## pe_tile_new_unq1
module pe_tile_new_unq1 (
clk,
config_addr,
config_data,
out_BUS16_S0_T0,
in_BUS16_S0_T0,
out_BUS16_S0_T1,
in_BUS16_S0_T1,
out_BUS16_S0_T2,
in_BUS16_S0_T2,
out_BUS16_S0_T3,
in_BUS16_S0_T3,
out_BUS16_S0_T4,
in_BUS16_S0_T4,
out_BUS16_S1_T0,
in_BUS16_S1_T0,
out_BUS16_S1_T1,
in_BUS16_S1_T1,
out_BUS16_S1_T2,
in_BUS16_S1_T2,
out_BUS16_S1_T3,
in_BUS16_S1_T3,
out_BUS16_S1_T4,
in_BUS16_S1_T4,
out_BUS16_S2_T0,
in_BUS16_S2_T0,
out_BUS16_S2_T1,
in_BUS16_S2_T1,
out_BUS16_S2_T2,
in_BUS16_S2_T2,
out_BUS16_S2_T3,
in_BUS16_S2_T3,
out_BUS16_S2_T4,
in_BUS16_S2_T4,
out_BUS16_S3_T0,
in_BUS16_S3_T0,
out_BUS16_S3_T1,
in_BUS16_S3_T1,
out_BUS16_S3_T2,
in_BUS16_S3_T2,
out_BUS16_S3_T3,
in_BUS16_S3_T3,
out_BUS16_S3_T4,
in_BUS16_S3_T4,
out_BUS1_S0_T0,
in_BUS1_S0_T0,
out_BUS1_S0_T1,
in_BUS1_S0_T1,
out_BUS1_S0_T2,
in_BUS1_S0_T2,
out_BUS1_S0_T3,
in_BUS1_S0_T3,
out_BUS1_S0_T4,
in_BUS1_S0_T4,
out_BUS1_S1_T0,
in_BUS1_S1_T0,
out_BUS1_S1_T1,
in_BUS1_S1_T1,
out_BUS1_S1_T2,
in_BUS1_S1_T2,
out_BUS1_S1_T3,
in_BUS1_S1_T3,
out_BUS1_S1_T4,
in_BUS1_S1_T4,
out_BUS1_S2_T0,
in_BUS1_S2_T0,
out_BUS1_S2_T1,
in_BUS1_S2_T1,
out_BUS1_S2_T2,
in_BUS1_S2_T2,
out_BUS1_S2_T3,
in_BUS1_S2_T3,
out_BUS1_S2_T4,
in_BUS1_S2_T4,
out_BUS1_S3_T0,
in_BUS1_S3_T0,
out_BUS1_S3_T1,
in_BUS1_S3_T1,
out_BUS1_S3_T2,
in_BUS1_S3_T2,
out_BUS1_S3_T3,
in_BUS1_S3_T3,
out_BUS1_S3_T4,
in_BUS1_S3_T4,
reset,
tile_id
);
  input clk;
  input [31:0] config_addr;
  input [31:0] config_data;
  output [15:0] out_BUS16_S0_T0;
  input [15:0] in_BUS16_S0_T0;
  output [15:0] out_BUS16_S0_T1;
  input [15:0] in_BUS16_S0_T1;
  output [15:0] out_BUS16_S0_T2;
  input [15:0] in_BUS16_S0_T2;
  output [15:0] out_BUS16_S0_T3;
  input [15:0] in_BUS16_S0_T3;
  output [15:0] out_BUS16_S0_T4;
  input [15:0] in_BUS16_S0_T4;
  output [15:0] out_BUS16_S1_T0;
  input [15:0] in_BUS16_S1_T0;
  output [15:0] out_BUS16_S1_T1;
  input [15:0] in_BUS16_S1_T1;
  output [15:0] out_BUS16_S1_T2;
  input [15:0] in_BUS16_S1_T2;
  output [15:0] out_BUS16_S1_T3;
  input [15:0] in_BUS16_S1_T3;
  output [15:0] out_BUS16_S1_T4;
  input [15:0] in_BUS16_S1_T4;
  output [15:0] out_BUS16_S2_T0;
  input [15:0] in_BUS16_S2_T0;
  output [15:0] out_BUS16_S2_T1;
  input [15:0] in_BUS16_S2_T1;
  output [15:0] out_BUS16_S2_T2;
  input [15:0] in_BUS16_S2_T2;
  output [15:0] out_BUS16_S2_T3;
  input [15:0] in_BUS16_S2_T3;
  output [15:0] out_BUS16_S2_T4;
  ...
export LEC_CHECK = 0
export CAP_MARGIN = 0
export CORE_ASPECT_RATIO = 0.54
export CORE_MARGIN = 2
export CORE_UTILIZATION = 70
export CTS_CLUSTER_DIAMETER = 376
export CTS_CLUSTER_SIZE = 58
export SETUP_SLACK_MARGIN = 3.75
export SLEW_MARGIN = 20
create_clock -name core_clock -period 13.1 [get_ports {clk}]
run.sh (not shown) runs the stock make flow with config.mk's settings and CLKGATE_MAP_FILE=.
The starting point failed in 4_1_cts.
Next try:
CAP_MARGIN = 20   (was 0)
CORE_ASPECT_RATIO = not set   (was 0.54)
CORE_UTILIZATION = 40   (was 70)
CTS_CLUSTER_DIAMETER = not set   (was 376)
CTS_CLUSTER_SIZE = not set   (was 58)
SETUP_SLACK_MARGIN = not set   (was 3.75)
clock period = 20.0 ns   (was 13.1 ns; I/O delays follow)
This time the run passed the timing, DRC and antenna checks.
Synthesized cell count stays the same.
Die size rose by 74%.
Synthesized area does not change.
Next try:
clock period = 10.6 ns   (was 20.0 ns; I/O delays follow)
After rerunning: The new run reached the layout checks and failed them: setup timing; worst setup slack gets worse by 3.3 ns; hold slack improves by 0.017 ns; cell area is higher by about a fifth; synthesized area does not change; via count goes up by roughly a tenth; clock skew shrinks by 0.029 ns.
Next try:
ABC_AREA = 1   (was not set)
CELL_PAD_IN_SITES_GLOBAL_PLACEMENT = 1   (was not set)
CORE_UTILIZATION = 45   (was 40)
CTS_CLUSTER_DIAMETER = 381   (was not set)
SETUP_SLACK_MARGIN = 2.77   (was not set)
The new run ran to the end with violations: setup timing.
Sequential share of layout area is about the same.
Wire length shrinks by 6.6%.
Setup slack improves by 0.55 ns.
Global-route usage grows by 2.5 points.
Cell area shrinks by 0.75%.
Cell count grows by 9.3%.
Next try:
ABC_AREA = not set   (was 1)
CELL_PAD_IN_SITES_GLOBAL_PLACEMENT = not set   (was 1)
CORE_UTILIZATION = 51   (was 45)
CTS_CLUSTER_DIAMETER = not set   (was 381)
CTS_CLUSTER_SIZE = 37   (was not set)
SETUP_SLACK_MARGIN = -1.01   (was 2.77)
The new run produced a layout that fails on setup timing. Total power came out lower by 19%. Wire length came out lower by 4.0%. Die area came out lower by 9.0%. Non-clock buffer count came out higher by 84. Utilization came out higher by 2.8 points.

== run 1 ==
Starting RTL as in the previous note.
make LEC_CHECK=0 ABC_AREA=0 CAP_MARGIN=20 CELL_PAD_IN_SITES_GLOBAL_PLACEMENT=1 CORE_MARGIN=2 CORE_UTILIZATION=64 CTS_CLUSTER_SIZE=43 GPL_ROUTABILITY_DRIVEN=1 HOLD_SLACK_MARGIN=0.08 MAX_ROUTING_LAYER=met5 MIN_ROUTING_LAYER=met1 SETUP_SLACK_MARGIN=4.3 SLEW_MARGIN=20 TNS_END_PERCENT=90 finish   # period 19.0 ns
Seen in the log of run 1: GPL-0301 during 3_3_place_gp, after which the run never completed.
For run 2, these inputs were changed with respect to run 1:
- CORE_UTILIZATION now 57, was 64
- SETUP_SLACK_MARGIN no longer set, was 4.3
- TNS_END_PERCENT no longer set, was 90
- the clock period (ns, I/O delays scaled along) now 15.8, was 19.0
Results
No crash in run 2: every stage finished, but the layout fails its final checks due to setup timing.
Flow for run 1 halted at 3_3_place_gp, error code GPL-0301.
[compare] base=run 1 new=run 2: post-synthesis compound-gate area fraction now sits at about the same level, share of the core filled by cells before placement now sits lower, chip footprint now sits higher, number of different library cells in the post-synthesis netlist now sits at about the same level.
Taking run 1 as the reference, in run 2 area after synthesis neither gained nor lost much, row count picked up an extra about 6%.
Here is what was changed in the inputs of run 3 compared with run 2.
- a deleted MIN_ROUTING_LAYER that had been met1
- a deleted MAX_ROUTING_LAYER that had been met5
- a deleted CTS_CLUSTER_SIZE that had been 43
- a deleted HOLD_SLACK_MARGIN that had been 0.08
- a deleted ABC_AREA that had been 0
- a deleted CELL_PAD_IN_SITES_GLOBAL_PLACEMENT that had been 1
- a deleted GPL_ROUTABILITY_DRIVEN that had been 1
- a change of the clock period (ns, I/O delays scaled along) from 15.8 to 10.6
--- outcome ---
- Run status, run 3: aborted in 5_1_grt, error GRT-0232
- Final estimated routing congestion in global placement is lower on run 3
- Between run 2 and run 3, the number of primary I/O pins does not differ in any meaningful way.
- As far as die extent in x goes, run 2 and run 3 are indistinguishable; the numbers are identical.
- Reported for run 3 and run 2, vertical extent of the die turned out identical to the last digit.
- Reported for run 3 and run 2, overall die area turned out identical to the last digit.
- Run 3 ended with less post-placement worst setup slack than run 2.
- Taking run 2 as 1.0, run 3 lands at 1.08 on clock buffer count from CTS.
- The detailed placement HPWL of run 3 exceeds that of run 2 by about 9%.
- Net count of the mapped netlist: run 3 vs run 2 identical
- In the flow results for run 3 and run 2, the number of placed cells counting well taps is larger on run 3.
Power figures rest on the tool's default switching activity, not on a simulated workload.
